==> 07-02: inputs <==
## vga_top
module vga_top(
	input ClkPort,
	input BtnC,
	input BtnU,
	input BtnD,
	input BtnR,
	input BtnL,
	input MoveTick,  
	output hSync, vSync,
	output [3:0] vgaR, vgaG, vgaB,
	output An0, An1, An2, An3, An4, An5, An6, An7,
	output Ca, Cb, Cc, Cd, Ce, Cf, Cg, Dp,
	output MemOE, MemWR, RamCS, QuadSpiFlashCS
	);
clock: 7.66 ns
lec_check: 0
abc_area: 1
cap_margin: 20
core_aspect_ratio: 1.02
core_margin: 2
core_utilization: 58
cts_cluster_size: 27
gpl_routability_driven: 1
gpl_timing_driven: 1
setup_slack_margin: -0.83
slew_margin: 20
tns_end_percent: 5
run.sh (not shown) runs the stock make flow with config.mk's settings and CLKGATE_MAP_FILE=.
==> 10-22: changes against 07-02 <==
==> flow/config.mk (replaced) <==
export PLATFORM = sky130hd
export DESIGN_NAME = vga_top
export DESIGN_NICKNAME = vga_top
export VERILOG_FILES = /design/flow/design.v
export SDC_FILE = /design/flow/constraint.sdc
export NUM_CORES = 4
export LEC_CHECK = 0
export CAP_MARGIN = 20
export CORE_MARGIN = 2
export CORE_UTILIZATION = 54
export GPL_ROUTABILITY_DRIVEN = 0
export GPL_TIMING_DRIVEN = 0
export SLEW_MARGIN = 10
==> flow/constraint.sdc (replaced) <==
create_clock -name core_clock -period 9.19 [get_ports {ClkPort}]
set_input_delay 1.8380 -clock core_clock [delete_from_list [all_inputs] [get_ports {ClkPort}]]
set_output_delay 1.8380 -clock core_clock [all_outputs]
set_load 0.01 [all_outputs]
==> summary of the runs <==
- Against 10-22, the combinational power of 07-02 is larger by about 120%.
- Via count: 07-02 is higher than 10-22 (23%).
- In 07-02 the clock-buffer cell count is lower than in 10-22, by 1.
- Of 07-02 and 10-22, 07-02 has the higher register-to-register slack (gap 30 ps).
- 07-02 completed and failed the layout checks on negative setup slack. 10-22 completed without violations.
- Against 07-02, the synthesized cell count of 10-22 is smaller by about 25%.
==> figures <==
|  | 10-22 | 07-02 |
|---|---|---|
| Outcome | timing/DRC/antenna clean | finished with violations |
| Violated checks | - | negative setup slack |
| DRT Pass-1 Iters | 14 | 9 |
| Detailed Route WL | 94.3 mm | 111 mm |
| Max FO, Critical Path | 10 | 14 |
| Sum of net half-perimeters after detailed placement | 72.2 mm | 85.9 mm |
| Total antenna diodes in the routed design | 0 | 5 |
| Multi-input combinational cell area | 18800 sq um | 19800 sq um |
| Worst R2R Path Depth | 15 | 25 |
| Worst reg2reg path endpoint | sc.enablered7[1]$_DFFE_PP0P_ | sc.xdirection[2]$_DFF_PP0_ |
| Worst r2r src | sc.xpos2[3]$_DFFE_PP0P_ | sc.xpos2[1]$_DFFE_PP1P_ |
| All-layer global routing usage | 0.424 | 0.480 |
| Cell count listed in synth_stat.txt | 3012 | 4027 |

---

==> v31: inputs <==
Starting RTL as in the previous note.
Settings: LEC_CHECK=0, ABC_AREA=1, CAP_MARGIN=20, CORE_ASPECT_RATIO=0.78, CORE_MARGIN=2, CORE_UTILIZATION=71, CTS_CLUSTER_SIZE=27, GPL_ROUTABILITY_DRIVEN=1, GPL_TIMING_DRIVEN=1, PLACE_DENSITY_LB_ADDON=0.08, SETUP_SLACK_MARGIN=0.97, SLEW_MARGIN=20, TNS_END_PERCENT=35; clock period 7.2 ns.
==> inputs of v12, as changes to v31 <==
- ABC_AREA: 1 -> 0
- CORE_MARGIN: 2 -> 7
- CORE_UTILIZATION: 71 -> 37
- SETUP_SLACK_MARGIN: 0.97 -> -0.22
==> flow/constraint.sdc (replaced) <==
create_clock -name core_clock -period 7.4 [get_ports {ClkPort}]
set_input_delay 1.4800 -clock core_clock [delete_from_list [all_inputs] [get_ports {ClkPort}]]
set_output_delay 1.4800 -clock core_clock [all_outputs]
set_load 0.01 [all_outputs]
==> inputs of v32, as changes to v31 <==
- ABC_AREA: 1 -> not set
- CORE_ASPECT_RATIO: 0.78 -> 1.96
- CORE_UTILIZATION: 71 -> 40
- CTS_CLUSTER_DIAMETER: not set -> 101
- CTS_CLUSTER_SIZE: 27 -> 99
- GPL_ROUTABILITY_DRIVEN: 1 -> not set
- GPL_TIMING_DRIVEN: 1 -> not set
- HOLD_SLACK_MARGIN: not set -> -0.07
- PLACE_DENSITY_LB_ADDON: 0.08 -> not set
- SETUP_SLACK_MARGIN: 0.97 -> not set
- TNS_END_PERCENT: 35 -> not set
==> flow/constraint.sdc (replaced) <==
create_clock -name core_clock -period 12.0 [get_ports {ClkPort}]
set_input_delay 2.4000 -clock core_clock [delete_from_list [all_inputs] [get_ports {ClkPort}]]
set_output_delay 2.4000 -clock core_clock [all_outputs]
set_load 0.01 [all_outputs]
==> COMMIT_EDITMSG <==
Add synthesis and place-and-route results

- For this design, Yosys synthesis ends with a cell count of between 3k and 4k.
* Avg Vias per Cell: roughly 6.4
- Post-DP Area: about 24000 sq um
- Switching part of the total power: between 50% and 60%
* First-pass DRT Iterations: 6
- The layout report lists the multi-input gate area as 18800 sq um.
- Run status: complete, no violations
* Beginning of the worst hold path: sc.enablewhite10[0]$_DFFE_PP1P_
[end of results for v12]
==> COMMIT_EDITMSG <==
Add synthesis and place-and-route results

- Run status: complete, no violations
* Ys cells: 4027
- Beginning of the worst hold path: sc.enableblue11[0]$_DFFE_PP1P_
- The first detailed-routing pass ran for 15 iterations.
- Avg Vias per Cell: between 6 and 7
[end of results for v31]
==> COMMIT_EDITMSG <==
Add synthesis and place-and-route results

* Switching part of the total power: 57.4%
* Ys cells: 3012
* Run status: complete, no violations
* Yosys simple share: 24.6%
* Avg Vias per Cell: approximately 6.6
- The pin closest to its max-slew limit shows a slew of 1.12 ns.
- Before antenna repair, the detailed router went through 8 iterations.
[end of results for v32]

---

==> inputs of run a <==
vga_top again, from the RTL that the note above started with.
Settings: LEC_CHECK=0, CAP_MARGIN=20, CORE_MARGIN=2, CORE_UTILIZATION=72, CTS_CLUSTER_DIAMETER=54, CTS_CLUSTER_SIZE=47, PLACE_DENSITY_LB_ADDON=0.01, SETUP_SLACK_MARGIN=1.83, SLEW_MARGIN=20; clock period 6.28 ns.
==> run b (differences from run a) <==
Settings changed: CTS_CLUSTER_DIAMETER 54 to default, CTS_CLUSTER_SIZE 47 to 14, PLACE_DENSITY_LB_ADDON 0.01 to default, SETUP_SLACK_MARGIN 1.83 to 1.1.
==> flow/constraint.sdc (replaced) <==
create_clock -name core_clock -period 8.85 [get_ports {ClkPort}]
set_input_delay 1.7700 -clock core_clock [delete_from_list [all_inputs] [get_ports {ClkPort}]]
set_output_delay 1.7700 -clock core_clock [all_outputs]
set_load 0.01 [all_outputs]
==> notes <==
Die size is the same in run b and run a. In synthesized area, run b and run a do not differ. In synthesized cell count, run a and run b do not differ. Run b passed the timing, design-rule and antenna checks. Run a did not get past 5_1_grt.
==> figures <==
quantity	run a	run b
Run status	did not finish	timing/DRC/antenna clean
Failing step	5_1_grt	-
Gp weighted congestion	1.24	1.20
Post-placement setup slack	0.229 ns	1.39 ns
Tally of unique sky130hd cells used after synthesis	122	122
Number of enable-type register cells in the synthesized netlist	0	0
Count of buffers added by post-CTS timing repair for setup	80	0
TritonCTS sink count	120	120
Tally of buffers added on design ports	26	26
Placed wire-length estimate after detailed placement	70500 um	69600 um
Count of placed standard cells including taps	3386	3339
Cts repair resizes	225	3
Placement Cell Area	23900 um2	23300 um2

---

==> inputs of yarrow <==
vga_top again, from the RTL that the note above started with.
// vga_top
module vga_top(
	input ClkPort,
	input BtnC,
	input BtnU,
	input BtnD,
	input BtnR,
	input BtnL,
	input MoveTick,  
	output hSync, vSync,
	output [3:0] vgaR, vgaG, vgaB,
	output An0, An1, An2, An3, An4, An5, An6, An7,
	output Ca, Cb, Cc, Cd, Ce, Cf, Cg, Dp,
	output MemOE, MemWR, RamCS, QuadSpiFlashCS
	);
Settings: LEC_CHECK=0, CAP_MARGIN=20, CORE_MARGIN=2, CORE_UTILIZATION=72, CTS_CLUSTER_DIAMETER=363, CTS_CLUSTER_SIZE=14, HOLD_SLACK_MARGIN=0.3, PLACE_DENSITY_LB_ADDON=0.26, SETUP_SLACK_MARGIN=1.1, SLEW_MARGIN=20; clock period 7.75 ns.
==> inputs of lagoon, as changes to yarrow <==
Settings changed: CORE_UTILIZATION 72 to 40, CTS_CLUSTER_DIAMETER 363 to unset, CTS_CLUSTER_SIZE 14 to unset, HOLD_SLACK_MARGIN 0.3 to unset, PLACE_DENSITY set to 0.6, PLACE_DENSITY_LB_ADDON 0.26 to unset, SETUP_SLACK_MARGIN 1.1 to unset.
==> flow/constraint.sdc (replaced) <==
create_clock -name core_clock -period 5.33 [get_ports {ClkPort}]
set_input_delay 1.0660 -clock core_clock [delete_from_list [all_inputs] [get_ports {ClkPort}]]
set_output_delay 1.0660 -clock core_clock [all_outputs]
set_load 0.01 [all_outputs]
==> results.sh <==
# physical design summary
export IMPL_hp_start="sc.enableblue6[0]"
export IMPL_wl_met1_um=47200
export IMPL_routed_wl_met3_um=9830
export IMPL_status="complete, but fails checks"
export IMPL_clkLatencyLatePin_ns=0.49
export IMPL_die_h_um=243
export IMPL_crit_end="vgaG[0]"
export IMPL_so_faults="setup timing"
export IMPL_setup_slack_ns=-0.0963
export IMPL_setup_viol=6
export IMPL_seq_power_share_pct=10.3
The numbers above come from lagoon.

==> results.sh <==
# physical design summary
export IMPL_setup_viol=0
export IMPL_clkLatencyLatePin_ns=0.46
export IMPL_setup_slack_ns=1.03
export IMPL_wl_met1_um=32600
export IMPL_crit_end="vgaR[0]"
export IMPL_status="complete, no violations"
export IMPL_routed_wl_met3_um=16700
The numbers above come from yarrow.


---

==> run R: inputs <==
Starting RTL as in the previous note.
export LEC_CHECK = 0
export ABC_AREA = 0
export CAP_MARGIN = 20
export CORE_ASPECT_RATIO = 1.2
export CORE_MARGIN = 7
export CORE_UTILIZATION = 64
export CTS_CLUSTER_DIAMETER = 285
export CTS_CLUSTER_SIZE = 100
export GPL_ROUTABILITY_DRIVEN = 1
export GPL_TIMING_DRIVEN = 1
export HOLD_SLACK_MARGIN = 0.23
export PLACE_DENSITY = 0.41
export SETUP_SLACK_MARGIN = -1.14
export SLEW_MARGIN = 20
export TNS_END_PERCENT = 35
create_clock -name core_clock -period 11.4 [get_ports {ClkPort}]
==> run Y (differences from run R) <==
Settings changed: ABC_AREA 0 to unset, CORE_ASPECT_RATIO 1.2 to unset, CORE_MARGIN 7 to 2, CORE_UTILIZATION 64 to 40, CTS_CLUSTER_DIAMETER 285 to unset, CTS_CLUSTER_SIZE 100 to unset, GPL_ROUTABILITY_DRIVEN 1 to unset, GPL_TIMING_DRIVEN 1 to unset, HOLD_SLACK_MARGIN 0.23 to unset, PLACE_DENSITY 0.41 to 0.6, SETUP_SLACK_MARGIN -1.14 to unset, TNS_END_PERCENT 35 to unset.
==> flow/constraint.sdc (replaced) <==
create_clock -name core_clock -period 12.0 [get_ports {ClkPort}]
set_input_delay 2.4000 -clock core_clock [delete_from_list [all_inputs] [get_ports {ClkPort}]]
set_output_delay 2.4000 -clock core_clock [all_outputs]
set_load 0.01 [all_outputs]
==> run P (differences from run R) <==
Settings changed: ABC_AREA 0 to unset, CORE_ASPECT_RATIO 1.2 to unset, CORE_MARGIN 7 to 2, CORE_UTILIZATION 64 to 66, CTS_CLUSTER_DIAMETER 285 to 353, CTS_CLUSTER_SIZE 100 to 97, GPL_ROUTABILITY_DRIVEN 1 to unset, GPL_TIMING_DRIVEN 1 to unset, HOLD_SLACK_MARGIN 0.23 to unset, PLACE_DENSITY 0.41 to 0.6, SETUP_SLACK_MARGIN -1.14 to unset, TNS_END_PERCENT 35 to unset.
==> flow/constraint.sdc (replaced) <==
create_clock -name core_clock -period 5.46 [get_ports {ClkPort}]
set_input_delay 1.0920 -clock core_clock [delete_from_list [all_inputs] [get_ports {ClkPort}]]
set_output_delay 1.0920 -clock core_clock [all_outputs]
set_load 0.01 [all_outputs]
==> impl_metrics.toml <==
# generated from flow reports
[outcome]
status = "complete, no violations"

[global_routing]
grt.total_usage_pct = 32.84

[sta]
setup_viol = 0
skew_ps = 13.22
finalClockPeriodUsage_pct = 77.97
layout_setup_ws_ps = 2644

[floorplan]
initCoreUtil_pct = 40.56
core_area_um2 = 56500
rows = 87

[setup_path]
worst-path-stages = 16
cp_num_buf_inv = 2
slowest_delay_ps = 1060
r2r_cells = 14

[drt]
wl_met1_um = 43640

[place]
dp.cells = 3696

[worst_hold_path]
min_from = "sc.enablewhite10[0]$_DFFE_PP1P_"

[pwr]
pg_comb_mw = 3.23

[cells_and_area]
postLayoutCellArea_um2 = 24370
Source of the figures above: run Y

==> impl_metrics.toml <==
# generated from flow reports
[setup_path]
r2r_cells = 17
slowest_delay_ps = 580

[sta]
layout_setup_ws_ps = -121.3
finalClockPeriodUsage_pct = 102.2
skew_ps = 23.23
setup_viol = 12

[outcome]
check.faults = "negative setup slack"
status = "complete, but fails checks"

[drt]
wl_met1_um = 34850

[floorplan]
initCoreUtil_pct = 66.66
rows = 68
core_area_um2 = 34370

[worst_hold_path]
min_from = "sc.enablewhite10[0]$_DFFE_PP1P_"

[cells_and_area]
postLayoutCellArea_um2 = 25940
Source of the figures above: run P

==> impl_metrics.toml <==
# generated from flow reports
[pwr]
pg_comb_mw = 3.43

[worst_hold_path]
min_from = "sc.enableblue8[0]$_DFFE_PP1P_"

[place]
dp.cells = 3403

[setup_path]
worst-path-stages = 16
cp_num_buf_inv = 2
r2r_cells = 16

[floorplan]
rows = 75
core_area_um2 = 35100
initCoreUtil_pct = 65.29

[sta]
skew_ps = 12.92
finalClockPeriodUsage_pct = 79.66
slew_viol_final = 0
setup_viol = 0
layout_setup_ws_ps = 2319

[cells_and_area]
post-route-util_pct = 68.39
seq_area_um2 = 3060

[drt]
wl_met1_um = 33730

[outcome]
status = "complete, no violations"
Source of the figures above: run R

No activity file was given, so power comes from the tool's default toggle rates.
